==> flow/design.v <==
module alu #(
    parameter INT_W  = 4,
    parameter FRAC_W = 6,
    parameter INST_W = 4,
    parameter DATA_W = INT_W + FRAC_W
)(
    input                     i_clk,
    input                     i_rst_n,
    input                     i_valid,
    input signed [DATA_W-1:0] i_data_a,
    input signed [DATA_W-1:0] i_data_b,
    input        [INST_W-1:0] i_inst,
    output                    o_valid,
    output       [DATA_W-1:0] o_data
);  
reg [DATA_W-1:0] o_data_w, o_data_r;
reg              o_valid_w, o_valid_r;
assign o_valid = o_valid_r;
assign o_data = o_data_r;
reg [9:0] o_data_t;  
wire signed [10:0] sum_temp;
assign sum_temp = {i_data_a[9],i_data_a} + {i_data_b[9],i_data_b};
wire signed [10:0] sub_temp;
assign sub_temp = {i_data_a[9],i_data_a} - {i_data_b[9],i_data_b};
wire signed [19:0] mult_temp;
wire signed [20:0] mult_rnd;
wire signed [14:0] mult_r;
assign mult_temp = i_data_a * i_data_b;
assign mult_rnd = $signed({mult_temp[19],mult_temp}) + $signed(21'd32);  
assign mult_r = mult_rnd[20:6];
wire signed [20:0] i_data_f;
wire signed [20:0] o_data_f;
wire signed [14:0] mult_f;
assign i_data_f = {{5{o_data_r[9]}},o_data_r,6'b0};
assign o_data_f = i_data_f + $signed({mult_temp[19],mult_temp}) + $signed(21'd32);
assign mult_f = o_data_f[20:6];
wire signed [10:0] tanh_pos;
wire signed [10:0] tanh_neg;
assign tanh_pos = ({i_data_a[9],i_data_a} + $signed(11'd33)) >>> 1;
assign tanh_neg = ({i_data_a[9],i_data_a} - $signed(11'd31)) >>> 1;
always@(*)begin
    o_data_t = 10'd0;
    case(i_inst)
        4'd0:begin  
            if (sum_temp > $signed(11'd511)) o_data_t = 10'b0111_1111_11;
            else if (sum_temp < $signed(-11'sd512)) o_data_t = 10'b1000_0000_00;
            else o_data_t = sum_temp[9:0];
        end
        4'd1:begin  
            if (sub_temp > $signed(11'd511)) o_data_t = 10'b0111_1111_11;
            else if (sub_temp < $signed(-11'sd512)) o_data_t = 10'b1000_0000_00;
            else o_data_t = sub_temp[9:0];
        end
        4'd2:begin  
            if (mult_r > $signed(15'd511)) o_data_t = 10'b0111_1111_11;
            else if (mult_r < $signed(-15'sd512)) o_data_t = 10'b1000_0000_00;
            else o_data_t = mult_r[9:0];
        end
        4'd3:begin  
            if (mult_f > $signed(15'd511)) o_data_t = 10'b0111_1111_11;
            else if (mult_f < $signed(-15'sd512)) o_data_t = 10'b1000_0000_00;
            else o_data_t = mult_f[9:0];
        end
        4'd4:begin  
            if(!i_data_a[9])begin
                if(i_data_a >= 10'b0001_1000_00) o_data_t = 10'b0001_0000_00;
                else if(i_data_a >= 10'b0000_1000_00) o_data_t = tanh_pos[9:0];
                else o_data_t = i_data_a;
            end
            else begin
                if(i_data_a >= 10'b1111_100000) o_data_t = i_data_a;
                else if(i_data_a >= 10'b1110_1000_00) o_data_t = tanh_neg[9:0];
                else o_data_t = 10'b1111_0000_00;
            end
        end
        4'd5:begin  
            o_data_t = i_data_a | (~i_data_b);
        end
        4'd6:begin  
            casez(i_data_a)
            10'b1???_????_??: o_data_t = 10'd0;
            10'b01??_????_??: o_data_t = 10'd1;
            10'b001?_????_??: o_data_t = 10'd2;
            10'b0001_????_??: o_data_t = 10'd3;
            10'b0000_1???_??: o_data_t = 10'd4;
            10'b0000_01??_??: o_data_t = 10'd5;
            10'b0000_001?_??: o_data_t = 10'd6;
            10'b0000_0001_??: o_data_t = 10'd7;
            10'b0000_0000_1?: o_data_t = 10'd8;
            10'b0000_0000_01: o_data_t = 10'd9;
            10'd0: o_data_t = 10'd10;
            endcase
        end
        4'd7:begin  
            casez(i_data_a)
            10'd0: o_data_t = 10'd0;
            10'b????_????_?1: o_data_t = 10'd0;
            10'b????_????_10: o_data_t = 10'd1;
            10'b????_???1_00: o_data_t = 10'd2;
            10'b????_??10_00: o_data_t = 10'd3;
            10'b????_?100_00: o_data_t = 10'd4;
            10'b????_1000_00: o_data_t = 10'd5;
            10'b???1_0000_00: o_data_t = 10'd6;
            10'b??10_0000_00: o_data_t = 10'd7;
            10'b?100_0000_00: o_data_t = 10'd8;
            10'b1000_0000_00: o_data_t = 10'd9;
            endcase
        end
        4'd8:begin  
            o_data_t = i_data_a[9] + i_data_a[8] +i_data_a[7] +i_data_a[6] +i_data_a[5] +i_data_a[4] +i_data_a[3] +i_data_a[2] +i_data_a[1] +i_data_a[0];
        end
        4'd9:begin  
            if(i_data_b == 10'd0) o_data_t = i_data_a;
            else if(i_data_b == 10'd1) o_data_t = {i_data_a[8:0],i_data_a[9]};
            else if(i_data_b == 10'd2) o_data_t = {i_data_a[7:0],i_data_a[9:8]};
            else if(i_data_b == 10'd3) o_data_t = {i_data_a[6:0],i_data_a[9:7]};
            else if(i_data_b == 10'd4) o_data_t = {i_data_a[5:0],i_data_a[9:6]};
            else if(i_data_b == 10'd5) o_data_t = {i_data_a[4:0],i_data_a[9:5]};
            else if(i_data_b == 10'd6) o_data_t = {i_data_a[3:0],i_data_a[9:4]};
            else if(i_data_b == 10'd7) o_data_t = {i_data_a[2:0],i_data_a[9:3]};
            else if(i_data_b == 10'd8) o_data_t = {i_data_a[1:0],i_data_a[9:2]};
            else   o_data_t = {i_data_a[0],i_data_a[9:1]};
        end
    endcase
end
always@(*) begin
    o_data_w = o_data_t;
    o_valid_w = (i_valid == 1'b1)? 1'b1:1'b0;
end
always@(posedge i_clk or negedge i_rst_n) begin
    if (!i_rst_n) begin
        o_data_r <= 'b0;
        o_valid_r <= 'b0;
    end 
    else begin
        if (i_valid) o_data_r <= o_data_w;
        o_valid_r <= o_valid_w;
    end
end
endmodule
==> flow/run.sh <==
#!/bin/bash
# the make line also repeats each setting of config.mk as NAME=value (left out here)
make -C /OpenROAD-flow-scripts/flow DESIGN_CONFIG=/design/flow/config.mk WORK_HOME=/design/flow/orfs CLKGATE_MAP_FILE= finish
==> flow/config.mk <==
export PLATFORM = sky130hd
export DESIGN_NAME = alu
export DESIGN_NICKNAME = alu
export VERILOG_FILES = /design/flow/design.v
export SDC_FILE = /design/flow/constraint.sdc
export NUM_CORES = 4
export LEC_CHECK = 0
export ABC_AREA = 1
export CAP_MARGIN = 5
export CELL_PAD_IN_SITES_GLOBAL_PLACEMENT = 1
export CORE_ASPECT_RATIO = 0.87
export CORE_MARGIN = 4
export CORE_UTILIZATION = 40
export CTS_CLUSTER_SIZE = 59
export GPL_ROUTABILITY_DRIVEN = 1
export GPL_TIMING_DRIVEN = 0
export HOLD_SLACK_MARGIN = 0.23
export PLACE_DENSITY_LB_ADDON = 0.16
export SETUP_SLACK_MARGIN = 1.0
export SLEW_MARGIN = 20
export TNS_END_PERCENT = 25
==> flow/constraint.sdc <==
create_clock -name core_clock -period 17.5 [get_ports {i_clk}]
set_input_delay 3.5000 -clock core_clock [delete_from_list [all_inputs] [get_ports {i_clk}]]
set_output_delay 3.5000 -clock core_clock [all_outputs]
set_load 0.01 [all_outputs]
==> impl_metrics.yaml, run 1 <==
# flow metrics
detailed_routing:
  drcViolationCount: 0
  num_vias: 10100
  dr.first_iter.drc_count: 734
  routed_wl_microns: 32300
  viasPerCell: 5.18
  antennaDiodeCount: 0
  antenna_left: 0
  dr.pass1.iters: 5
  wl_per_cell_microns: 16.5
synthesis:
  netlist_area_sq_mm: 0.00964
  yosysTopAreaCell: "fa_1"
  top_area_share_pct: 20.6
  ys_sh_simple_pct: 33.2
  avgSynthCellArea_sq_um: 6.06
  syn_inst: 1590
  topCellsByArea: "fa_1 (21%), nand2_1 (19%), ha_1 (13%)"
  most_common_cell: "nand2_1"
  synthDistinctLibCells: 49
  ys_seq_share_pct: 2.86
  yosys_warnings: 1
  ys_ff: 11
  aoi_share_pct: 12.7
  ys_sh_adder_pct: 33.2
  fp_nets: 1813
  ys_sh_mux_pct: 0
  ys_cells: 1590
  yosysChipArea_sq_mm: 0.00964
  async_reset_ff_share_pct: 100
  ys_sh_xor_pct: 3.45
  edf_count: 0
  ys.flop_type: "dfrtp_1"
  common_cells: "nand2_1 (486), inv_1 (312), nor2_1 (101)"
  ys_top_logic_family: "adder cells"
floorplan:
  core-area_sq_mm: 0.0235
  die_h_microns: 153
  fp-utilization_pct: 41.0
  die-area_sq_mm: 0.0267
  row_count: 52
  ios: 38
  die_w_microns: 174
sta:
  finalHoldViolCount: 0
  skew_ns: 0.000544
  setup_tns_ns: 0
  fin_crit_sh_pct: 68.6
  maxSlewHeadroom_pct: 39.5
  setup_viol: 0
  slew_viol_final: 0
  fmax_ghz: 0.0833
  period_minus_slack_ns: 12.01
  rsz0062_at_grt: "no"
  worst_pin_slew_ns: 0.908
run:
  warnings: 49
  maxCapViolations: 0
clock_tree:
  cts_resized: 0
  hold_buffers: 0
  insertion_delay_ns: 0.23
  cts_sinks: 11
  cts_setup_buffers: 0
  clk_pin_slew_worst_paths_ns: 0.04
  clockBufferDepth: 2
  cts_root_buf: "clkbuf_16"
  cts_made_buffers: 3
  htreeDepth: 1
  cts_tree: "built"
critical_path:
  cpPeakStageDelay_ns: 0.70
  worstPathBufferInverterCount: 8
  crit_type: "in -> reg"
  cp-startpoint: "i_data_a[9]"
  slowest_stage: "fa_1"
  cp_common_cell: "nand2_1"
  rr_startpoint: "o_data_r[1]"
  critical_path_depth: 35
  cp-endpoint: "o_data_r[7]"
  cpLargestDelayFamily: "adder cells"
  startpoint_type: "input port"
  worstSetupEndpointType: "flip-flop"
  rr_endpoint: "o_data_r[7]"
  cp.arrival_ns: 12.18
  worstPathMaxFanout: 10
  reg2regPathDepth: 18
  reg2reg_slack_ns: 14.55
  worstPathRequired_ns: 17.67
place:
  gp_congestion: 0.905
  place_hpwl_microns: 27200
  io_buffer_count: 37
  place_area_sq_mm: 0.0104
grt:
  grt_overflow: 0
  grt_pass1_wl_microns: 52400
  grt_max_degree: 14
  grt_pass1_vias: 9820
  antenna_found_initial: 0
  grt_use_total_pct: 24.2
cells_and_area:
  nNetsFinal: 1855
  post-route-util_pct: 44.7
  area_growth_pct: 8.92
  stdcell_area_sq_mm: 0.0105
  fillers: 2616
worst_hold_path:
  hold_path_class: "reg -> reg"
  worstHoldPathCells: 2
  holdPathEnd: "o_data_r[5]"
  hp-start: "o_data_r[5]"
status:
  status: "finished clean"
[stage by stage]
| step | worst slack (ns) | hold slack, ns | std cells |
|---|---|---|---|
| floorplan | 7.39 | 0.539 | 1590 |
| global placement | 5.31 | 0.512 | 1951 |
| detailed placement | 5.26 | 0.511 | 1951 |
| CTS | 5.48 | 0.519 | 1955 |
| global route | 4.67 | 0.560 | 1955 |
| finish | 5.49 | 0.513 | 1955 |
[area by class of cell]
type | instances | area (sq um) | area share (%)
Multi-Input combinational cell | 1208 | 7950 | 75.7
Inverter | 323 | 1210 | 11.5
Tap cell | 324 | 405 | 3.86
Timing Repair Buffer | 37 | 370 | 3.53
Sequential cell | 11 | 275 | 2.62
Buffer | 48 | 208 | 1.98
Clock buffer | 4 | 78.8 | 0.751
[layer usage]
layer  up-vias  GRT usage, %  wire, microns
li1       5015             -              -
met1      4716          37.2          15800
met2       352          37.1          13600
met3        38          2.11           2200
met4         0          4.98            687
met5         -             0              0
==> run 2: changes to the inputs <==
- ABC_AREA: 1 -> unset
- CAP_MARGIN: 5 -> 20
- CELL_PAD_IN_SITES_GLOBAL_PLACEMENT: 1 -> unset
- CORE_ASPECT_RATIO: 0.87 -> unset
- CORE_MARGIN: 4 -> 2
- CORE_UTILIZATION: 40 -> 66
- CTS_CLUSTER_DIAMETER: unset -> 336
- CTS_CLUSTER_SIZE: 59 -> 61
- GPL_ROUTABILITY_DRIVEN: 1 -> unset
- GPL_TIMING_DRIVEN: 0 -> unset
- HOLD_SLACK_MARGIN: 0.23 -> unset
- PLACE_DENSITY_LB_ADDON: 0.16 -> unset
- SETUP_SLACK_MARGIN: 1.0 -> -0.75
- TNS_END_PERCENT: 25 -> unset
- clock period: 17.5 -> 7.69 ns (I/O delays scaled with it)
==> run 2 against run 1 <==
Effect of this change: the layout now fails its checks (negative setup slack); wire length grew 27%; first-iteration DRC count rose to 3.1 times the previous value; synthesized cell count down 26%; worst hold slack better by 0.11 ns; clock skew is 0.0014 ns higher; core utilization up 44 points; die size fell by 46%; clock-buffer cell count unchanged; critical path depth fell by 5; critical path type unchanged.
==> impl_metrics.yaml, run 2 <==
# flow metrics
status:
  status: "complete, but fails checks"
  failed_layout_checks: "negative setup slack"
grt:
  grt-busiest-layer: "met2"
  grt_pass1_vias: 11100
  grt_util_met1_pct: 62.6
  grt_pass1_wl_microns: 58800
  use_met2_pct: 80.6
  grt_max_degree: 28
  grt_use_total_pct: 52.9
  grt_overflow: 0
  antenna_found_initial: 1
  use_met3_pct: 16.9
synthesis:
  yosysChipArea_sq_mm: 0.00890
  synthDistinctLibCells: 92
  aoi_share_pct: 24.4
  ys_seq_share_pct: 3.09
  top_area_share_pct: 22.3
  ys_sh_xor_pct: 4.88
  yosysTopAreaCell: "fa_1"
  topCellsByArea: "fa_1 (22%), ha_1 (14%), inv_1 (6.6%)"
  common_cells: "inv_1 (156), nand2_1 (114), nor2_1 (109)"
  fp_nets: 1396
  async_reset_ff_share_pct: 100
  ys.flop_type: "dfrtp_1"
  ys_ff: 11
  ys_sh_adder_pct: 35.9
  netlist_area_sq_mm: 0.00890
  avgSynthCellArea_sq_um: 7.59
  ys_sh_simple_pct: 20.3
  ys_cells: 1173
  ys_top_logic_family: "adder cells"
  edf_count: 0
  ys_sh_mux_pct: 1.91
  yosys_warnings: 1
  syn_inst: 1173
  most_common_cell: "inv_1"
critical_path:
  rr_endpoint: "o_data_r[8]"
  cpPeakStageDelay_ns: 0.57
  worstPathRequired_ns: 7.79
  worstPathBufferInverterCount: 6
  worstPathMaxFanout: 9
  cp.arrival_ns: 8.57
  reg2reg_slack_ns: 4.36
  cp_common_cell: "fa_1"
  worstSetupEndpointType: "flip-flop"
  cp-startpoint: "i_data_a[5]"
  cp-endpoint: "o_data_r[8]"
  rr_startpoint: "o_data_r[0]"
  crit_type: "in -> reg"
  reg2regPathDepth: 12
  critical_path_depth: 30
  startpoint_type: "input port"
  cpLargestDelayFamily: "adder cells"
  slowest_stage: "fa_1"
detailed_routing:
  viasPerCell: 7.30
  dr.first_iter.drc_count: 2245
  num_vias: 11500
  wl_per_cell_microns: 26.2
  antenna_left: 0
  drcViolationCount: 0
  routed_wl_microns: 41100
  antennaDiodeCount: 0
  dr.pass1.iters: 15
worst_hold_path:
  hp-start: "o_data_r[1]"
  hold_path_class: "reg -> reg"
  worstHoldPathCells: 2
  holdPathEnd: "o_data_r[1]"
sta:
  setup_viol: 10
  worst_pin_slew_ns: 1.05
  setup_slack_ns: -0.780
  finalHoldViolCount: 0
  skew_ns: 0.00194
  fmax_ghz: 0.118
  setup_tns_ns: -6.14
  slew_viol_final: 0
  maxSlewHeadroom_pct: 29.4
  period_minus_slack_ns: 8.47
  fin_crit_sh_pct: 110
floorplan:
  die-area_sq_mm: 0.0144
  die_w_microns: 120
  core-area_sq_mm: 0.0132
  die_h_microns: 120
  fp-utilization_pct: 67.5
  ios: 38
  row_count: 42
clock_tree:
  cts_root_buf: "clkbuf_16"
  cts_made_buffers: 3
  cts_tree: "built"
  htreeDepth: 1
  clk_pin_slew_worst_paths_ns: 0.05
  insertion_delay_ns: 0.24
  clockBufferDepth: 2
  hold_buffers: 0
  cts_sinks: 11
cells_and_area:
  fillers: 675
  area_growth_pct: 30.9
  stdcell_area_sq_mm: 0.0117
  post-route-util_pct: 88.4
  nNetsFinal: 1617
place:
  place_hpwl_microns: 29700
  io_buffer_count: 37
  gp_congestion: 1.13
  place_ws_ns: -1.65
  place_area_sq_mm: 0.0111
run:
  warnings: 51
  maxCapViolations: 0
-- run 2: layer usage --
| layer | part of all wire (%) | wire length (microns) |
|---|---|---|
| met3 | 15 | 6350 |
| met5 | 0.032 | 13 |
| met1 | 32 | 13200 |
| met2 | 41 | 17000 |
| met4 | 11 | 4460 |
-- run 2: layout make-up --
type,instances,area (sq um),area share [%]
tap,176,220,1.89
sequential,11,275,2.36
multi-input combinational,942,8300,71.3
timing repair buffer,270,2130,18.3
inverter,166,644,5.53
clock buffer,4,78.8,0.676
-- run 2: what timing repair did --
action | CTS | global route
gates resized | 86 | 155
setup endpoints to repair | 10 | 10
pin swaps | 23 | 61
buffers inserted | 9 | 13
-- run 2: stage by stage --
stage / hold slack [ns] / instances
final: 0.619 / 1569
after global routing: 0.619 / 1569
after CTS: 0.589 / 1572
after detailed placement: 0.579 / 1562
after global placement: 0.575 / 1562
after floorplan: 0.575 / 1173
==> run 3: changes to the inputs <==
- CORE_UTILIZATION: 66 -> 10
- CTS_CLUSTER_DIAMETER: 336 -> unset
- CTS_CLUSTER_SIZE: 61 -> unset
- SETUP_SLACK_MARGIN: -0.75 -> unset
- clock period: 7.69 -> 16.9 ns (I/O delays scaled with it)
==> run 3 against run 2 <==
Effect of this change: now clean on timing, DRC and antenna; worst hold slack better by 0.0084 ns; highest routed layer unchanged; synthesized area did not move; clock skew is 0.0029 ns higher; clock-buffer cell count down 1; sequential cell count did not move; first-iteration DRC count fell by 59%; sequential share of layout area is 0.21 points higher; non-clock buffer count shrank 215; design area down 8.0%; final cell count is 49% higher.
==> impl_metrics.yaml, run 3 <==
# flow metrics
critical_path:
  cpPeakStageDelay_ns: 0.68
  crit_type: "in -> reg"
  worstSetupEndpointType: "flip-flop"
  critical_path_depth: 30
  cp_common_cell: "fa_1"
  rr_endpoint: "o_data_r[2]"
  worstPathRequired_ns: 17.05
  slowest_stage: "o31ai_2"
  reg2reg_slack_ns: 13.15
  cpLargestDelayFamily: "adder cells"
  worstPathBufferInverterCount: 7
  reg2regPathDepth: 11
  rr_startpoint: "o_data_r[0]"
  worstPathMaxFanout: 17
  cp-startpoint: "i_data_a[0]"
  startpoint_type: "input port"
  cp.arrival_ns: 12.14
  cp-endpoint: "o_data_r[2]"
detailed_routing:
  wl_met2_microns: 14800
  viasPerCell: 3.87
  num_vias: 9058
  dr.first_iter.drc_count: 914
  m1WireLength_microns: 15000
  routed.top_layer: "met5"
  antennaDiodeCount: 0
  wl_met3_microns: 2980
  wl_per_cell_microns: 14.5
  routed_wl_microns: 34000
  antenna_left: 0
  drcViolationCount: 0
  dr.pass1.iters: 7
sta:
  setup_viol: 0
  slew_viol_final: 0
  finalHoldViolCount: 0
  setup_tns_ns: 0
  maxSlewHeadroom_pct: 27.7
  rsz0062_at_grt: "no"
  fin_crit_sh_pct: 70.9
  worst_pin_slew_ns: 1.08
  whs_ns: 0.627
  fmax_ghz: 0.0834
  skew_ns: 0.00480
  period_minus_slack_ns: 11.99
place:
  gp_congestion: 0.979
  place_hpwl_microns: 27600
  place_area_sq_mm: 0.0106
  io_buffer_count: 37
synthesis:
  ys_top_logic_family: "adder cells"
  most_common_cell: "inv_1"
  ys_ff: 11
  syn_inst: 1173
  ys_cells: 1173
  yosysTopAreaCell: "fa_1"
  edf_count: 0
  aoi_share_pct: 24.4
  ys_sh_adder_pct: 35.9
  ys_seq_share_pct: 3.09
  avgSynthCellArea_sq_um: 7.59
  async_reset_ff_share_pct: 100
  yosysChipArea_sq_mm: 0.00890
  common_cells: "inv_1 (156), nand2_1 (114), nor2_1 (109)"
  topCellsByArea: "fa_1 (22%), ha_1 (14%), inv_1 (6.6%)"
  yosys_warnings: 1
  ys.flop_type: "dfrtp_1"
  netlist_area_sq_mm: 0.00890
  ys_sh_xor_pct: 4.88
  fp_nets: 1396
  ys_sh_mux_pct: 1.91
  ys_sh_simple_pct: 20.3
  top_area_share_pct: 22.3
  synthDistinctLibCells: 92
floorplan:
  die_w_microns: 302
  die_h_microns: 302
  ios: 38
  die-area_sq_mm: 0.0915
  core-area_sq_mm: 0.0884
  row_count: 109
  fp-utilization_pct: 10.1
status:
  status: "finished clean"
worst_hold_path:
  hp-start: "o_data_r[8]"
  holdPathEnd: "o_data_r[8]"
  worstHoldPathCells: 2
  hold_path_class: "reg -> reg"
run:
  warnings: 49
  maxCapViolations: 0
grt:
  grt_pass1_vias: 8652
  antenna_found_initial: 7
  grt_overflow: 0
  grt_max_degree: 30
  grt_pass1_wl_microns: 52600
  grt_use_total_pct: 7.29
clock_tree:
  cts_setup_buffers: 0
  insertion_delay_ns: 0.25
  cts_tree: "built"
  clk_pin_slew_worst_paths_ns: 0.05
  clockBufferDepth: 2
  cts_sinks: 11
  htreeDepth: 1
  cts_resized: 0
  cts_root_buf: "clkbuf_16"
  hold_buffers: 0
  cts_made_buffers: 3
cells_and_area:
  fillers: 10200
  area_growth_pct: 20.4
  stdcell_area_sq_mm: 0.0107
  nNetsFinal: 1402
## run 3: layout make-up
class                      count  area [sq um]  area share [%]
tap                         1165          1460            13.6
inverter                     166           623            5.81
clock inverter                 1          5.00          0.0467
sequential                    11           275            2.57
timing repair buffer          55           505            4.71
multi-input combinational    942          7780            72.6
clock buffer                   3          75.1           0.700
## run 3: routing by layer
layer	vias to the layer above	GRT usage [%]
met5	-	0
met4	12	2.26
met3	93	1.40
met2	436	11.2
met1	4391	10.2
li1	4126	-
## run 3: through the flow
step	util (%)	worst slack, ns	std cells
5_1_grt	12.1	4.34	2343
3_5_place_dp	12.0	4.86	2339
3_3_place_gp	12.0	4.91	2339
4_1_cts	12.1	5.07	2343
2_1_floorplan	-	6.14	1173
6_report	12.1	4.91	2343
==> run 4: changes to the inputs <==
- CORE_UTILIZATION: 10 -> 65
- CTS_CLUSTER_SIZE: unset -> 40
- GPL_TIMING_DRIVEN: unset -> 1
- MAX_ROUTING_LAYER: unset -> met5
- PLACE_DENSITY_LB_ADDON: unset -> 0.0
- TNS_END_PERCENT: unset -> 50
- clock period: 16.9 -> 10.7 ns (I/O delays scaled with it)
==> run 4 against run 3 <==
Effect of this change: synthesized area stayed put; die size is 84% lower; still clean; critical path type unchanged; register-to-register slack worse by 5.9 ns; synthesized cell count stayed put.
==> impl_metrics.yaml, run 4 <==
# flow metrics
status:
  status: "finished clean"
grt:
  grt_use_total_pct: 42.1
  grt_max_degree: 29
  grt_pass1_wl_microns: 48300
  antenna_found_initial: 0
  grt_pass1_vias: 9123
  grt_overflow: 0
sta:
  setup_slack_ns: 0.380
  setup_viol: 0
  worst_pin_slew_ns: 0.978
  slew_viol_final: 0
  maxSlewHeadroom_pct: 34.3
  fin_crit_sh_pct: 96.4
  fmax_ghz: 0.0969
  skew_ns: 0.00243
  period_minus_slack_ns: 10.32
  finalHoldViolCount: 0
critical_path:
  reg2reg_slack_ns: 7.24
  worstPathRequired_ns: 10.78
  crit_type: "in -> reg"
  rr_startpoint: "o_data_r[0]"
  cpPeakStageDelay_ns: 0.72
  worstPathMaxFanout: 9
  cpLargestDelayFamily: "adder cells"
  cp-endpoint: "o_data_r[3]"
  worstPathBufferInverterCount: 7
  reg2regPathDepth: 10
  critical_path_depth: 29
  cp_common_cell: "inv_1"
  rr_endpoint: "o_data_r[8]"
  slowest_stage: "clkdlybuf4s50_1"
  startpoint_type: "input port"
  worstSetupEndpointType: "flip-flop"
  cp.arrival_ns: 10.41
  cp-startpoint: "i_data_b[7]"
synthesis:
  top_area_share_pct: 22.3
  ys_seq_share_pct: 3.09
  aoi_share_pct: 24.4
  async_reset_ff_share_pct: 100
  netlist_area_sq_mm: 0.00890
  topCellsByArea: "fa_1 (22%), ha_1 (14%), inv_1 (6.6%)"
  common_cells: "inv_1 (156), nand2_1 (114), nor2_1 (109)"
  yosys_warnings: 1
  edf_count: 0
  ys.flop_type: "dfrtp_1"
  yosysTopAreaCell: "fa_1"
  ys_sh_mux_pct: 1.91
  avgSynthCellArea_sq_um: 7.59
  synthDistinctLibCells: 92
  ys_top_logic_family: "adder cells"
  ys_sh_adder_pct: 35.9
  ys_ff: 11
  ys_sh_simple_pct: 20.3
  syn_inst: 1173
  most_common_cell: "inv_1"
  ys_cells: 1173
  ys_sh_xor_pct: 4.88
  yosysChipArea_sq_mm: 0.00890
  fp_nets: 1396
clock_tree:
  cts_tree: "built"
  cts_sinks: 11
  clockBufferDepth: 2
  cts_root_buf: "clkbuf_16"
  htreeDepth: 1
  clk_pin_slew_worst_paths_ns: 0.05
  hold_buffers: 0
  cts_made_buffers: 3
  insertion_delay_ns: 0.25
floorplan:
  die-area_sq_mm: 0.0147
  ios: 38
  die_w_microns: 121
  die_h_microns: 121
  core-area_sq_mm: 0.0133
  fp-utilization_pct: 67.0
  row_count: 42
cells_and_area:
  nNetsFinal: 1419
  area_growth_pct: 8.25
  fillers: 1110
  finalNonFillerCells: 1371
place:
  gp_congestion: 1.07
  place_ws_ns: 0.256
  place_hpwl_microns: 24600
  io_buffer_count: 37
  dp_cells: 1367
detailed_routing:
  num_vias: 9439
  drcViolationCount: 0
  antennaDiodeCount: 0
  antenna_left: 0
  wl_per_cell_microns: 22.0
  routed_wl_microns: 30200
  viasPerCell: 6.88
  dr.pass1.iters: 6
  dr.first_iter.drc_count: 1348
worst_hold_path:
  holdPathEnd: "o_data_r[2]"
  hold_path_class: "reg -> reg"
  hp-start: "o_data_r[2]"
  worstHoldPathCells: 2
run:
  warnings: 49
  maxCapViolations: 0
## run 4: what timing repair did
action                     4_1_cts  5_1_grt
resized                          0        3
setup endpoints to repair        0        7
buffers inserted                 0        0
## run 4: area by class of cell
| type | instances | area (sq um) | share of cell area, % |
|---|---|---|---|
| well taps | 176 | 220 | 2.28 |
| inverters | 166 | 627 | 6.50 |
| clock buffers | 3 | 75.1 | 0.779 |
| clock inverters | 1 | 5.00 | 0.0519 |
| flip-flops and latches | 11 | 275 | 2.86 |
| multi-input cells | 942 | 7800 | 80.9 |
| repair buffers | 72 | 636 | 6.59 |
## run 4: routing by layer
layer,wire length (microns),track usage [%],share of wire (%),vias to the layer above
met3,3780,10.2,13,158
met1,11400,54.7,38,4372
met5,0,0,0,-
li1,-,-,-,4174
met4,1730,19.0,5.7,0
met2,13300,66.5,44,735
## run 4: metrics by stage
stage	hold slack, ns	area, sq um	setup TNS [ns]	util, %
2_1_floorplan	0.575	8900	0	-
3_3_place_gp	0.571	9530	0	71.7
3_5_place_dp	0.582	9530	0	71.7
4_1_cts	0.595	9610	0	72.3
5_1_grt	0.661	9640	-0.0207	72.5
6_report	0.597	9640	0	72.5
==> run 5: changes to the inputs <==
- CELL_PAD_IN_SITES_DETAIL_PLACEMENT: unset -> 2
- CORE_UTILIZATION: 65 -> 70
- CTS_CLUSTER_SIZE: 40 -> unset
- GPL_TIMING_DRIVEN: 1 -> unset
- MAX_ROUTING_LAYER: met5 -> unset
- PLACE_DENSITY_LB_ADDON: 0.0 -> 0.29
- SETUP_SLACK_MARGIN: unset -> 3.67
- SLEW_MARGIN: 20 -> 15
- TNS_END_PERCENT: 50 -> unset
- clock period: 10.7 -> 16.1 ns (I/O delays scaled with it)
==> run 5 against run 4 <==
Effect of this change: the run now fails in detailed placement; die size shrank 6.9%; synthesized cell count did not move; synthesized area unchanged.
==> impl_metrics.yaml, run 5 <==
# yosys + openroad results
status:
  status: "aborted with a tool error"
  stop_stage: "detailed placement"
  tool.error: "[ERROR DPL-0033] detailed placement checks failed during check placement."
synthesis:
  avgSynthCellArea_sq_um: 7.59
  topCellsByArea: "fa_1 (22%), ha_1 (14%), inv_1 (6.6%)"
  yosysChipArea_sq_mm: 0.00890
  ys.flop_type: "dfrtp_1"
  netlist_area_sq_mm: 0.00890
  common_cells: "inv_1 (156), nand2_1 (114), nor2_1 (109)"
  yosys_warnings: 1
  ys_sh_adder_pct: 35.9
  ys_top_logic_family: "adder cells"
  yosysTopAreaCell: "fa_1"
  ys_sh_xor_pct: 4.88
  top_area_share_pct: 22.3
  ys_cells: 1173
  aoi_share_pct: 24.4
  most_common_cell: "inv_1"
  syn_inst: 1173
  ys_sh_simple_pct: 20.3
  ys_ff: 11
  edf_count: 0
  ys_sh_mux_pct: 1.91
  synthDistinctLibCells: 92
  ys_seq_share_pct: 3.09
  fp_nets: 1396
  async_reset_ff_share_pct: 100
floorplan:
  ios: 38
  die_h_microns: 117
  die-area_sq_mm: 0.0136
  die_w_microns: 117
  row_count: 41
  core-area_sq_mm: 0.0125
  fp-utilization_pct: 71.1
place:
  io_buffer_count: 37
  gp_congestion: 1.09
## run 5: metrics by stage
stage	worst slack [ns]	cell area (sq um)
after global placement	4.30	9380
after floorplan	5.50	8900
==> run 6: changes to the inputs <==
- CELL_PAD_IN_SITES_GLOBAL_PLACEMENT: unset -> 3
- CORE_ASPECT_RATIO: unset -> 1.2
- CORE_MARGIN: 2 -> 9
- CORE_UTILIZATION: 70 -> 67
- CTS_CLUSTER_DIAMETER: unset -> 340
- CTS_CLUSTER_SIZE: unset -> 49
- GPL_TIMING_DRIVEN: unset -> 1
- MAX_ROUTING_LAYER: unset -> met4
- MIN_ROUTING_LAYER: unset -> met2
- PLACE_DENSITY: unset -> 0.61
- PLACE_DENSITY_LB_ADDON: 0.29 -> unset
- SETUP_SLACK_MARGIN: 3.67 -> unset
- SLEW_MARGIN: 15 -> 10
- TNS_END_PERCENT: unset -> 15
- clock period: 16.1 -> 13.8 ns (I/O delays scaled with it)
==> run 6 against run 5 <==
Effect of this change: the run fails in global placement without I/O; synthesized area unchanged; synthesized cell count unchanged; die size up 30%.
==> impl_metrics.yaml, run 6 <==
# yosys + openroad results
synthesis:
  netlist_area_sq_mm: 0.00890
  ys_cells: 1173
  ys_sh_adder_pct: 35.9
  yosysChipArea_sq_mm: 0.00890
  edf_count: 0
  syn_inst: 1173
  top_area_share_pct: 22.3
  yosysTopAreaCell: "fa_1"
  ys_top_logic_family: "adder cells"
  ys_sh_simple_pct: 20.3
  topCellsByArea: "fa_1 (22%), ha_1 (14%), inv_1 (6.6%)"
  fp_nets: 1396
  async_reset_ff_share_pct: 100
  ys_sh_mux_pct: 1.91
  yosys_warnings: 1
  aoi_share_pct: 24.4
  synthDistinctLibCells: 92
  avgSynthCellArea_sq_um: 7.59
  ys_seq_share_pct: 3.09
  ys_sh_xor_pct: 4.88
  most_common_cell: "inv_1"
  common_cells: "inv_1 (156), nand2_1 (114), nor2_1 (109)"
  ys.flop_type: "dfrtp_1"
  ys_ff: 11
status:
  stop_stage: "global placement without I/O"
  tool.error: "[ERROR GPL-0301] Utilization 151.936 % exceeds 100%."
  status: "aborted with a tool error"
floorplan:
  die-area_sq_mm: 0.0178
  die_h_microns: 144
  row_count: 45
  die_w_microns: 123
  core-area_sq_mm: 0.0128
  fp-utilization_pct: 69.4
==> run 7: changes to the inputs <==
- ABC_AREA: unset -> 0
- CAP_MARGIN: 20 -> 5
- CELL_PAD_IN_SITES_DETAIL_PLACEMENT: 2 -> 1
- CELL_PAD_IN_SITES_GLOBAL_PLACEMENT: 3 -> unset
- CORE_ASPECT_RATIO: 1.2 -> 0.68
- CORE_MARGIN: 9 -> 2
- CORE_UTILIZATION: 67 -> 49
- CTS_CLUSTER_DIAMETER: 340 -> 287
- CTS_CLUSTER_SIZE: 49 -> 66
- GPL_ROUTABILITY_DRIVEN: unset -> 0
- GPL_TIMING_DRIVEN: 1 -> 0
- HOLD_SLACK_MARGIN: unset -> -0.05
- MAX_ROUTING_LAYER: met4 -> unset
- PLACE_DENSITY: 0.61 -> unset
- PLACE_DENSITY_LB_ADDON: unset -> 0.26
- SETUP_SLACK_MARGIN: unset -> 1.11
- SLEW_MARGIN: 10 -> 20
- TNS_END_PERCENT: 15 -> 65
- clock period: 13.8 -> 11.0 ns (I/O delays scaled with it)
==> run 7 against run 6 <==
Effect of this change: the flow stops in global routing; die size rose by 8.5%; synthesized area did not move; synthesized cell count did not move.
==> impl_metrics.yaml, run 7 <==
# yosys + openroad results
status:
  tool.error: "[ERROR GRT-0116] Global routing finished with congestion. Check the congestion regions in the DRC Viewer."
  status: "aborted with a tool error"
  stop_stage: "global routing"
synthesis:
  ys_sh_mux_pct: 1.91
  aoi_share_pct: 24.4
  ys_sh_adder_pct: 35.9
  ys_sh_simple_pct: 20.3
  ys_sh_xor_pct: 4.88
  common_cells: "inv_1 (156), nand2_1 (114), nor2_1 (109)"
  avgSynthCellArea_sq_um: 7.59
  yosysTopAreaCell: "fa_1"
  ys_top_logic_family: "adder cells"
  async_reset_ff_share_pct: 100
  syn_inst: 1173
  ys_seq_share_pct: 3.09
  ys_ff: 11
  netlist_area_sq_mm: 0.00890
  ys.flop_type: "dfrtp_1"
  edf_count: 0
  yosys_warnings: 1
  synthDistinctLibCells: 92
  yosysChipArea_sq_mm: 0.00890
  most_common_cell: "inv_1"
  topCellsByArea: "fa_1 (22%), ha_1 (14%), inv_1 (6.6%)"
  top_area_share_pct: 22.3
  ys_cells: 1173
  fp_nets: 1396
place:
  io_buffer_count: 37
  place_ws_ns: -1.30
  place_hpwl_microns: 30400
  dp_cells: 1441
clock_tree:
  hold_buffers: 0
  htreeDepth: 1
  cts_root_buf: "clkbuf_16"
  cts_sinks: 11
  cts_made_buffers: 3
  clockBufferDepth: 2
floorplan:
  die_w_microns: 167
  row_count: 40
  ios: 38
  core-area_sq_mm: 0.0177
  die_h_microns: 115
  fp-utilization_pct: 50.3
  die-area_sq_mm: 0.0193
grt:
  grt_use_total_pct: 71.9
  grt_overflow: 192
run 7: routing by layer:
layer / overflow / global-route usage, %
met5: 22 / 59.4
met4: 6 / 41.5
met3: 158 / 85.4
met2: 6 / 76.8
met1: - / -
run 7: metrics by stage:
| step | area (sq um) | hold slack [ns] |
|---|---|---|
| CTS | 10200 | 0.612 |
| detailed placement | 9560 | 0.589 |
| global placement | 9560 | 0.588 |
| floorplan | 8900 | 0.575 |
run 7: timing repair:
action / in CTS
pin swaps: 19
gates resized: 188
setup buffers: 17
setup endpoints to repair: 10
==> run 8: changes to the inputs <==
- ABC_AREA: 0 -> unset
- CAP_MARGIN: 5 -> 20
- CELL_PAD_IN_SITES_DETAIL_PLACEMENT: 1 -> unset
- CORE_ASPECT_RATIO: 0.68 -> unset
- CORE_UTILIZATION: 49 -> 59
- CTS_CLUSTER_DIAMETER: 287 -> unset
- CTS_CLUSTER_SIZE: 66 -> unset
- GPL_ROUTABILITY_DRIVEN: 0 -> unset
- GPL_TIMING_DRIVEN: 0 -> unset
- HOLD_SLACK_MARGIN: -0.05 -> unset
- MIN_ROUTING_LAYER: met2 -> unset
- PLACE_DENSITY_LB_ADDON: 0.26 -> unset
- SETUP_SLACK_MARGIN: 1.11 -> 2.29
- TNS_END_PERCENT: 65 -> unset
- clock period: 11.0 -> 7.93 ns (I/O delays scaled with it)
==> run 8 against run 7 <==
Effect of this change: now fails the layout checks on negative setup slack; synthesized area did not move; die size fell by 17%; synthesized cell count unchanged.
==> impl_metrics.yaml, run 8 <==
# flow metrics
status:
  status: "complete, but fails checks"
  failed_layout_checks: "negative setup slack"
sta:
  setup_slack_ns: -1.04
  rsz0062_at_grt: "yes"
  fin_crit_sh_pct: 113
  finalHoldViolCount: 0
  setup_viol: 10
  maxSlewHeadroom_pct: 21.9
  period_minus_slack_ns: 8.97
  slew_viol_final: 0
  whs_ns: 0.599
  skew_ns: 0.00301
  worst_pin_slew_ns: 1.16
  fmax_ghz: 0.112
synthesis:
  fp_nets: 1396
  aoi_share_pct: 24.4
  topCellsByArea: "fa_1 (22%), ha_1 (14%), inv_1 (6.6%)"
  ys_ff: 11
  yosysChipArea_sq_mm: 0.00890
  top_area_share_pct: 22.3
  ys_seq_share_pct: 3.09
  async_reset_ff_share_pct: 100
  avgSynthCellArea_sq_um: 7.59
  edf_count: 0
  ys_sh_xor_pct: 4.88
  ys_top_logic_family: "adder cells"
  yosys_warnings: 1
  common_cells: "inv_1 (156), nand2_1 (114), nor2_1 (109)"
  ys_sh_simple_pct: 20.3
  ys.flop_type: "dfrtp_1"
  ys_sh_mux_pct: 1.91
  synthDistinctLibCells: 92
  most_common_cell: "inv_1"
  netlist_area_sq_mm: 0.00890
  yosysTopAreaCell: "fa_1"
  ys_sh_adder_pct: 35.9
  ys_cells: 1173
  syn_inst: 1173
critical_path:
  rr_endpoint: "o_data_r[0]"
  reg2regPathDepth: 14
  rr_startpoint: "o_data_r[0]"
  critical_path_depth: 34
  startpoint_type: "input port"
  reg2reg_slack_ns: 4.48
  worstPathBufferInverterCount: 10
  worstSetupEndpointType: "flip-flop"
  cpLargestDelayFamily: "adder cells"
  crit_type: "in -> reg"
  cp-endpoint: "o_data_r[6]"
  worstPathRequired_ns: 8.02
  slowest_stage: "fa_1"
  cp_common_cell: "fa_1"
  cp-startpoint: "i_data_a[0]"
  cpPeakStageDelay_ns: 0.59
  worstPathMaxFanout: 10
  cp.arrival_ns: 9.06
run:
  maxCapViolations: 0
  warnings: 54
clock_tree:
  cts_sinks: 11
  htreeDepth: 1
  clockBufferDepth: 2
  cts_made_buffers: 3
  cts_tree: "built"
  hold_buffers: 0
  cts_root_buf: "clkbuf_16"
  clk_pin_slew_worst_paths_ns: 0.04
  insertion_delay_ns: 0.24
grt:
  grt_pass1_vias: 11300
  grt_max_degree: 28
  grt_overflow: 0
  grt_use_total_pct: 49.7
  grt_pass1_wl_microns: 62000
  antenna_found_initial: 2
detailed_routing:
  dr.pass1.iters: 8
  dr.first_iter.drc_count: 2254
  drcViolationCount: 0
  viasPerCell: 7.33
  antenna_left: 0
  wl_per_cell_microns: 28.5
  num_vias: 11800
  routed_wl_microns: 45600
place:
  gp_congestion: 1.04
  dp_cells: 1571
  place_hpwl_microns: 29300
  io_buffer_count: 37
  place_ws_ns: -1.23
  place_area_sq_mm: 0.0112
floorplan:
  row_count: 44
  die_h_microns: 127
  fp-utilization_pct: 60.8
  ios: 38
  die_w_microns: 127
  die-area_sq_mm: 0.0161
  core-area_sq_mm: 0.0146
cells_and_area:
  finalNonFillerCells: 1603
  nNetsFinal: 1641
  area_growth_pct: 36.1
  stdcell_area_sq_mm: 0.0121
  fillers: 853
worst_hold_path:
  holdPathEnd: "o_data_r[1]"
  hp-start: "o_data_r[1]"
  worstHoldPathCells: 2
  hold_path_class: "reg -> reg"
run 8: what timing repair did:
| action | 4_1_cts | 5_1_grt |
|---|---|---|
| hold endpoints to repair | 0 | 0 |
| setup buffers | 20 | 6 |
| gates resized | 155 | 83 |
| pin swaps | 67 | 69 |
| endpoints found under the setup margin | 10 | 10 |
run 8: final cells by class:
type	count	area, sq um	share of cell area [%]
tap	184	230	1.90
multi-input combinational	942	8530	70.4
antenna	2	5.00	0.0413
inverter	166	647	5.34
clock buffer	4	78.8	0.650
timing repair buffer	294	2350	19.4
sequential	11	275	2.27
run 8: per-layer routing:
layer  global-route usage, %  routed length, microns  vias to the layer above
li1                        -                       -                     4610
met5                       0                       0                        -
met4                    34.7                    5740                        0
met2                    78.0                   18500                     1330
met3                    13.3                    7020                      551
met1                    59.4                   14400                     5267
run 8: stage by stage:
| stage | setup TNS, ns | util (%) |
|---|---|---|
| 3_5_place_dp | -11.46 | 76.4 |
| 5_1_grt | -12.09 | 82.7 |
| 6_report | -9.21 | 82.8 |
| 3_3_place_gp | -9.65 | 76.4 |
| 4_1_cts | -1.73 | 80.4 |
| 2_1_floorplan | -1.72 | - |
==> run 9: changes to the inputs <==
- CORE_ASPECT_RATIO: unset -> 0.88
- CORE_UTILIZATION: 59 -> 36
- CTS_CLUSTER_SIZE: unset -> 36
- GPL_TIMING_DRIVEN: unset -> 1
- MAX_ROUTING_LAYER: unset -> met5
- PLACE_DENSITY_LB_ADDON: unset -> 0.0
- SETUP_SLACK_MARGIN: 2.29 -> unset
- TNS_END_PERCENT: unset -> 50
- clock period: 7.93 -> 12.2 ns (I/O delays scaled with it)
==> run 9 against run 8 <==
Effect of this change: the run now finishes clean; register-to-register slack better by 3.8 ns; non-clock buffer count down 224; global-route usage down 22 points; synthesized area unchanged; sequential share of layout area is 0.54 points higher; via count decreased by 24%; worst setup slack better by 2.1 ns; critical path depth shrank 8; wire length shrank 23%; critical path type unchanged; largest cell class unchanged.
==> impl_metrics.yaml, run 9 <==
# flow metrics
status:
  status: "finished clean"
sta:
  rsz0062_at_grt: "no"
  slew_viol_final: 0
  setup_tns_ns: 0
  setup_viol: 0
  fmax_ghz: 0.0901
  fin_crit_sh_pct: 91.0
  worst_pin_slew_ns: 1.01
  finalHoldViolCount: 0
  skew_ns: 0.00141
  maxSlewHeadroom_pct: 31.5
  period_minus_slack_ns: 11.10
critical_path:
  critical_path_depth: 26
  crit_type: "in -> reg"
  startpoint_type: "input port"
  rr_startpoint: "o_data_r[0]"
  cp.arrival_ns: 11.25
  worstPathRequired_ns: 12.35
  reg2reg_slack_ns: 8.31
  rr_endpoint: "o_data_r[2]"
  cpLargestDelayFamily: "adder cells"
  cpPeakStageDelay_ns: 0.77
  cp-startpoint: "i_data_b[8]"
  cp_common_cell: "fa_1"
  worstPathBufferInverterCount: 3
  worstSetupEndpointType: "flip-flop"
  slowest_stage: "clkdlybuf4s50_1"
  worstPathMaxFanout: 9
  reg2regPathDepth: 11
  cp-endpoint: "o_data_r[2]"
synthesis:
  ys_top_logic_family: "adder cells"
  aoi_share_pct: 24.4
  yosys_warnings: 1
  async_reset_ff_share_pct: 100
  syn_inst: 1173
  yosysChipArea_sq_mm: 0.00890
  ys.flop_type: "dfrtp_1"
  ys_sh_mux_pct: 1.91
  top_area_share_pct: 22.3
  ys_sh_xor_pct: 4.88
  edf_count: 0
  topCellsByArea: "fa_1 (22%), ha_1 (14%), inv_1 (6.6%)"
  ys_sh_adder_pct: 35.9
  avgSynthCellArea_sq_um: 7.59
  common_cells: "inv_1 (156), nand2_1 (114), nor2_1 (109)"
  netlist_area_sq_mm: 0.00890
  fp_nets: 1396
  most_common_cell: "inv_1"
  ys_seq_share_pct: 3.09
  ys_sh_simple_pct: 20.3
  ys_cells: 1173
  ys_ff: 11
  yosysTopAreaCell: "fa_1"
  synthDistinctLibCells: 92
floorplan:
  row_count: 53
  fp-utilization_pct: 37.0
  ios: 38
  die_w_microns: 172
  die_h_microns: 152
  core-area_sq_mm: 0.0241
  die-area_sq_mm: 0.0260
place:
  gp_congestion: 0.908
  place_hpwl_microns: 28500
  io_buffer_count: 37
clock_tree:
  clockBufferDepth: 2
  cts_made_buffers: 3
  clk_pin_slew_worst_paths_ns: 0.05
  cts_tree: "built"
  hold_buffers: 0
  insertion_delay_ns: 0.24
  cts_resized: 0
  htreeDepth: 1
  cts_root_buf: "clkbuf_16"
  cts_setup_buffers: 0
  cts_sinks: 11
detailed_routing:
  dr.pass1.iters: 5
  wl_per_cell_microns: 23.0
  num_vias: 8920
  viasPerCell: 5.86
  antennaDiodeCount: 0
  drcViolationCount: 0
  antenna_left: 0
  dr.first_iter.drc_count: 960
  routed_wl_microns: 35000
grt:
  grt_overflow: 0
  grt_pass1_wl_microns: 54200
  antenna_found_initial: 0
  grt_pass1_vias: 8765
  grt_use_total_pct: 27.9
  grt_max_degree: 29
worst_hold_path:
  holdPathEnd: "o_data_r[8]"
  hp-start: "o_data_r[8]"
  hold_path_class: "reg -> reg"
  worstHoldPathCells: 2
cells_and_area:
  nNetsFinal: 1417
  area_growth_pct: 9.93
  fillers: 2611
run:
  warnings: 49
  maxCapViolations: 0
## run 9: area by class of cell
class	count	area (sq um)	share of cell area, %
Tap cell	330	413	4.22
Sequential cell	11	275	2.81
Multi-Input combinational cell	942	7780	79.5
Timing Repair Buffer	70	618	6.31
Inverter	166	623	6.37
Clock buffer	4	78.8	0.805
## run 9: routing by layer
layer	vias to the layer above	wire [microns]	global-route usage, %
li1	4150	-	-
met1	4344	16300	40.5
met2	373	14900	42.8
met3	53	2740	5.06
met4	0	1000	6.61
met5	-	0	0
## run 9: through the flow
stage / utilization [%] / cell area [sq um] / setup slack [ns] / hold slack, ns / instances
floorplan: - / 8900 / 2.38 / 0.575 / 1173
global placement: 40.3 / 9710 / 1.09 / 0.608 / 1519
global route: 40.7 / 9790 / 0.574 / 0.640 / 1523
CTS: 40.7 / 9790 / 1.21 / 0.623 / 1523
detailed placement: 40.3 / 9710 / 0.970 / 0.613 / 1519
finish: 40.7 / 9790 / 1.10 / 0.621 / 1523
==> run 10: changes to the inputs <==
- CORE_UTILIZATION: 36 -> 72
- CTS_CLUSTER_DIAMETER: unset -> 227
- PLACE_DENSITY_LB_ADDON: 0.0 -> 0.16
- clock period: 12.2 -> 7.34 ns (I/O delays scaled with it)
==> run 10 against run 9 <==
Effect of this change: the run now fails in clock tree synthesis; die size fell by 49%; synthesized area did not move; synthesized cell count unchanged.
==> impl_metrics.yaml, run 10 <==
# yosys + openroad results
synthesis:
  syn_inst: 1173
  ys.flop_type: "dfrtp_1"
  common_cells: "inv_1 (156), nand2_1 (114), nor2_1 (109)"
  aoi_share_pct: 24.4
  top_area_share_pct: 22.3
  ys_top_logic_family: "adder cells"
  edf_count: 0
  ys_seq_share_pct: 3.09
  netlist_area_sq_mm: 0.00890
  topCellsByArea: "fa_1 (22%), ha_1 (14%), inv_1 (6.6%)"
  fp_nets: 1396
  ys_sh_adder_pct: 35.9
  ys_ff: 11
  synthDistinctLibCells: 92
  async_reset_ff_share_pct: 100
  ys_sh_mux_pct: 1.91
  ys_cells: 1173
  ys_sh_xor_pct: 4.88
  avgSynthCellArea_sq_um: 7.59
  yosys_warnings: 1
  yosysTopAreaCell: "fa_1"
  ys_sh_simple_pct: 20.3
  yosysChipArea_sq_mm: 0.00890
  most_common_cell: "inv_1"
status:
  tool.error: "[ERROR DPL-0033] detailed placement checks failed during check placement."
  stop_stage: "clock tree synthesis"
  status: "aborted with a tool error"
place:
  place_ws_ns: -1.90
  place_area_sq_mm: 0.0111
  dp_cells: 1535
  place_hpwl_microns: 28500
  io_buffer_count: 37
  gp_congestion: 1.20
floorplan:
  fp-utilization_pct: 72.9
  core-area_sq_mm: 0.0122
  row_count: 38
  ios: 38
  die-area_sq_mm: 0.0133
  die_w_microns: 123
  die_h_microns: 108
run 10: metrics by stage:
step                utilization, %  TNS (ns)
detailed placement            90.5    -17.63
global placement              90.5    -14.17
floorplan                        -     -6.22
==> run 11: changes to the inputs <==
- CAP_MARGIN: 20 -> 5
- CORE_ASPECT_RATIO: 0.88 -> unset
- CORE_UTILIZATION: 72 -> 65
- CTS_CLUSTER_DIAMETER: 227 -> 28
- CTS_CLUSTER_SIZE: 36 -> unset
- GPL_TIMING_DRIVEN: 1 -> unset
- MAX_ROUTING_LAYER: met5 -> unset
- PLACE_DENSITY_LB_ADDON: 0.16 -> unset
- TNS_END_PERCENT: 50 -> 5
- clock period: 7.34 -> 7.51 ns (I/O delays scaled with it)
==> run 11 against run 10 <==
Effect of this change: the flow stops in global routing; synthesized cell count did not move; die size rose by 10%; synthesized area did not move.
==> impl_metrics.yaml, run 11 <==
# yosys + openroad results
synthesis:
  ys.flop_type: "dfrtp_1"
  netlist_area_sq_mm: 0.00890
  yosysChipArea_sq_mm: 0.00890
  edf_count: 0
  ys_ff: 11
  ys_sh_mux_pct: 1.91
  ys_sh_xor_pct: 4.88
  yosysTopAreaCell: "fa_1"
  ys_cells: 1173
  async_reset_ff_share_pct: 100
  top_area_share_pct: 22.3
  ys_seq_share_pct: 3.09
  topCellsByArea: "fa_1 (22%), ha_1 (14%), inv_1 (6.6%)"
  most_common_cell: "inv_1"
  ys_top_logic_family: "adder cells"
  avgSynthCellArea_sq_um: 7.59
  synthDistinctLibCells: 92
  yosys_warnings: 1
  fp_nets: 1396
  aoi_share_pct: 24.4
  common_cells: "inv_1 (156), nand2_1 (114), nor2_1 (109)"
  ys_sh_simple_pct: 20.3
  syn_inst: 1173
  ys_sh_adder_pct: 35.9
clock_tree:
  clockBufferDepth: 2
  cts_root_buf: "clkbuf_16"
  cts_sinks: 11
  cts_made_buffers: 3
  hold_buffers: 0
  htreeDepth: 1
grt:
  grt_overflow: 14
  grt_use_total_pct: 70.9
floorplan:
  core-area_sq_mm: 0.0133
  row_count: 42
  die_w_microns: 121
  fp-utilization_pct: 67.0
  die-area_sq_mm: 0.0147
  die_h_microns: 121
  ios: 38
place:
  place_ws_ns: -1.76
  place_hpwl_microns: 29900
  io_buffer_count: 37
  gp_congestion: 1.18
status:
  stop_stage: "global routing"
  status: "aborted with a tool error"
  tool.error: "[ERROR GRT-0116] Global routing finished with congestion. Check the congestion regions in the DRC Viewer."
run 11: per-layer routing:
layer | track usage, % | overflow
met4 | 67.2 | 8
met5 | 10.3 | 0
met1 | 73.8 | 0
met3 | 52.2 | 0
met2 | 89.1 | 6
run 11: what timing repair did:
item,in CTS
cloned,0
gates resized,208
pin swaps,69
buffers inserted,27
endpoints found under the setup margin,10
run 11: metrics by stage:
stage	setup TNS, ns	cell area (sq um)	std cells
after CTS	-5.08	11800	1597
after detailed placement	-16.24	11100	1566
after global placement	-13.76	11100	1566
after floorplan	-5.78	9130	1173
==> run 12: changes to the inputs <==
- CAP_MARGIN: 5 -> 15
- CORE_UTILIZATION: 65 -> 70
- CTS_CLUSTER_DIAMETER: 28 -> 27
- CTS_CLUSTER_SIZE: unset -> 40
- GPL_TIMING_DRIVEN: unset -> 1
- MAX_ROUTING_LAYER: unset -> met5
- TNS_END_PERCENT: 5 -> 50
- clock period: 7.51 -> 8.55 ns (I/O delays scaled with it)
==> run 12 against run 11 <==
Effect of this change: synthesized cell count unchanged; die size decreased by 6.9%; the flow again stops in global routing; synthesized area unchanged.
==> impl_metrics.yaml, run 12 <==
# yosys + openroad results
status:
  status: "aborted with a tool error"
  stop_stage: "global routing"
  tool.error: "[ERROR GRT-0232] Routing congestion too high. Check the congestion heatmap in the GUI."
synthesis:
  ys_sh_xor_pct: 4.88
  ys.flop_type: "dfrtp_1"
  syn_inst: 1173
  yosysChipArea_sq_mm: 0.00890
  edf_count: 0
  ys_seq_share_pct: 3.09
  aoi_share_pct: 24.4
  top_area_share_pct: 22.3
  ys_sh_mux_pct: 1.91
  ys_ff: 11
  topCellsByArea: "fa_1 (22%), ha_1 (14%), inv_1 (6.6%)"
  ys_cells: 1173
  yosys_warnings: 1
  ys_top_logic_family: "adder cells"
  common_cells: "inv_1 (156), nand2_1 (114), nor2_1 (109)"
  yosysTopAreaCell: "fa_1"
  most_common_cell: "inv_1"
  async_reset_ff_share_pct: 100
  synthDistinctLibCells: 92
  ys_sh_adder_pct: 35.9
  avgSynthCellArea_sq_um: 7.59
  fp_nets: 1396
  ys_sh_simple_pct: 20.3
  netlist_area_sq_mm: 0.00890
grt:
  grt_use_total_pct: 90.3
  grt_overflow: 448
clock_tree:
  cts_root_buf: "clkbuf_16"
  cts_made_buffers: 3
  clockBufferDepth: 2
  cts_sinks: 11
  htreeDepth: 1
floorplan:
  row_count: 41
  die_h_microns: 117
  die_w_microns: 117
  fp-utilization_pct: 71.1
  core-area_sq_mm: 0.0125
  die-area_sq_mm: 0.0136
  ios: 38
place:
  place_hpwl_microns: 28700
  place_ws_ns: -1.02
  io_buffer_count: 37
  gp_congestion: 1.10
run 12: timing repair:
| action | CTS |
|---|---|
| endpoints found under the setup margin | 10 |
| setup buffers | 15 |
| pin swaps | 43 |
| hold buffers | 0 |
| resized | 96 |
run 12: routing by layer:
layer / overflow / global-route usage (%)
met1: 15 / 87.3
met2: 279 / 108
met5: 2 / 40.7
met4: 136 / 99.9
met3: 16 / 72.3
run 12: stage by stage:
step	TNS, ns	utilization, %	std cells	area (sq um)	hold WS (ns)
CTS	-0.00255	90.7	1551	11400	0.621
detailed placement	-9.17	86.9	1532	10900	0.583
global placement	-6.58	86.9	1532	10900	0.571
floorplan	0	-	1173	9120	0.575
==> run 13: changes to the inputs <==
- CAP_MARGIN: 15 -> 20
- CORE_UTILIZATION: 70 -> 59
- CTS_CLUSTER_DIAMETER: 27 -> unset
- CTS_CLUSTER_SIZE: 40 -> unset
- GPL_TIMING_DRIVEN: 1 -> unset
- MAX_ROUTING_LAYER: met5 -> unset
- TNS_END_PERCENT: 50 -> unset
- clock period: 8.55 -> 5.89 ns (I/O delays scaled with it)
==> run 13 against run 12 <==
Effect of this change: the run again fails in global routing; synthesized cell count did not move; die size rose by 18%; synthesized area did not move.
==> impl_metrics.yaml, run 13 <==
# yosys + openroad results
status:
  status: "aborted with a tool error"
  stop_stage: "global routing"
  tool.error: "[ERROR GRT-0232] Routing congestion too high. Check the congestion heatmap in the GUI."
synthesis:
  yosysChipArea_sq_mm: 0.00890
  syn_inst: 1173
  yosys_warnings: 1
  ys_cells: 1173
  ys_sh_mux_pct: 1.91
  ys_ff: 11
  topCellsByArea: "fa_1 (22%), ha_1 (14%), inv_1 (6.6%)"
  common_cells: "inv_1 (156), nand2_1 (114), nor2_1 (109)"
  yosysTopAreaCell: "fa_1"
  ys_seq_share_pct: 3.09
  netlist_area_sq_mm: 0.00890
  fp_nets: 1396
  edf_count: 0
  top_area_share_pct: 22.3
  most_common_cell: "inv_1"
  async_reset_ff_share_pct: 100
  ys_sh_adder_pct: 35.9
  aoi_share_pct: 24.4
  avgSynthCellArea_sq_um: 7.59
  ys_sh_xor_pct: 4.88
  ys_top_logic_family: "adder cells"
  ys_sh_simple_pct: 20.3
  ys.flop_type: "dfrtp_1"
  synthDistinctLibCells: 92
floorplan:
  die_w_microns: 127
  core-area_sq_mm: 0.0146
  ios: 38
  row_count: 44
  die-area_sq_mm: 0.0161
  fp-utilization_pct: 60.8
  die_h_microns: 127
place:
  io_buffer_count: 37
  gp_congestion: 1.08
  dp_cells: 1573
  place_hpwl_microns: 29500
clock_tree:
  hold_buffers: 0
  cts_sinks: 11
  cts_root_buf: "clkbuf_16"
  htreeDepth: 1
  clockBufferDepth: 2
  cts_made_buffers: 3
grt:
  grt_use_total_pct: 67.1
  grt_overflow: 1
run 13: metal layers:
layer	GRT usage, %	overflow
met1	68.3	0
met2	87.9	0
met3	45.2	0
met4	68.1	1
met5	6.81	0
run 13: timing repair:
item                       CTS
resized                    177
buffers inserted            28
setup endpoints to repair   10
pin swaps                   90
run 13: through the flow:
step                      instance area [sq um]  util (%)  setup WS, ns
after CTS                                 11900      81.3         -1.92
after floorplan                            9230         -         -2.03
after detailed placement                  11200      76.5         -2.83
after global placement                    11200      76.5         -2.69
==> run 14: changes to the inputs <==
- CORE_UTILIZATION: 59 -> 66
- SETUP_SLACK_MARGIN: unset -> -0.53
- clock period: 5.89 -> 8.09 ns (I/O delays scaled with it)
==> run 14 against run 13 <==
Effect of this change: the flow again stops in global routing; die size down 10%; synthesized area unchanged; synthesized cell count unchanged.
==> impl_metrics.yaml, run 14 <==
# yosys + openroad results
synthesis:
  ys_sh_xor_pct: 4.88
  ys.flop_type: "dfrtp_1"
  ys_sh_mux_pct: 1.91
  ys_seq_share_pct: 3.09
  fp_nets: 1396
  avgSynthCellArea_sq_um: 7.59
  yosys_warnings: 1
  netlist_area_sq_mm: 0.00890
  top_area_share_pct: 22.3
  synthDistinctLibCells: 92
  ys_ff: 11
  edf_count: 0
  ys_top_logic_family: "adder cells"
  ys_sh_adder_pct: 35.9
  ys_cells: 1173
  yosysTopAreaCell: "fa_1"
  topCellsByArea: "fa_1 (22%), ha_1 (14%), inv_1 (6.6%)"
  async_reset_ff_share_pct: 100
  ys_sh_simple_pct: 20.3
  yosysChipArea_sq_mm: 0.00890
  syn_inst: 1173
  aoi_share_pct: 24.4
  common_cells: "inv_1 (156), nand2_1 (114), nor2_1 (109)"
  most_common_cell: "inv_1"
grt:
  grt_overflow: 97
  grt_use_total_pct: 80.7
place:
  gp_congestion: 1.04
  io_buffer_count: 37
  place_hpwl_microns: 29900
  dp_cells: 1555
  place_ws_ns: -1.38
floorplan:
  ios: 38
  die_w_microns: 120
  die_h_microns: 120
  fp-utilization_pct: 67.5
  row_count: 42
  die-area_sq_mm: 0.0144
  core-area_sq_mm: 0.0132
clock_tree:
  htreeDepth: 1
  clockBufferDepth: 2
  cts_made_buffers: 3
  cts_root_buf: "clkbuf_16"
  cts_sinks: 11
  hold_buffers: 0
status:
  tool.error: "[ERROR GRT-0232] Routing congestion too high. Check the congestion heatmap in the GUI."
  status: "aborted with a tool error"
  stop_stage: "global routing"
## run 14: repair_timing
item                                   CTS
pin swaps                               30
gates cloned                             1
setup endpoints to repair               10
endpoints found under the hold margin    0
setup buffers                           17
resized                                 83
## run 14: stage by stage
step / cell area (sq um)
after CTS: 11400
after detailed placement: 11000
after global placement: 11000
after floorplan: 8990
## run 14: metal layers
metal	track usage (%)	overflow
met4	85.6	53
met5	51.1	1
met3	65.4	0
met2	94.5	42
met1	79.1	1
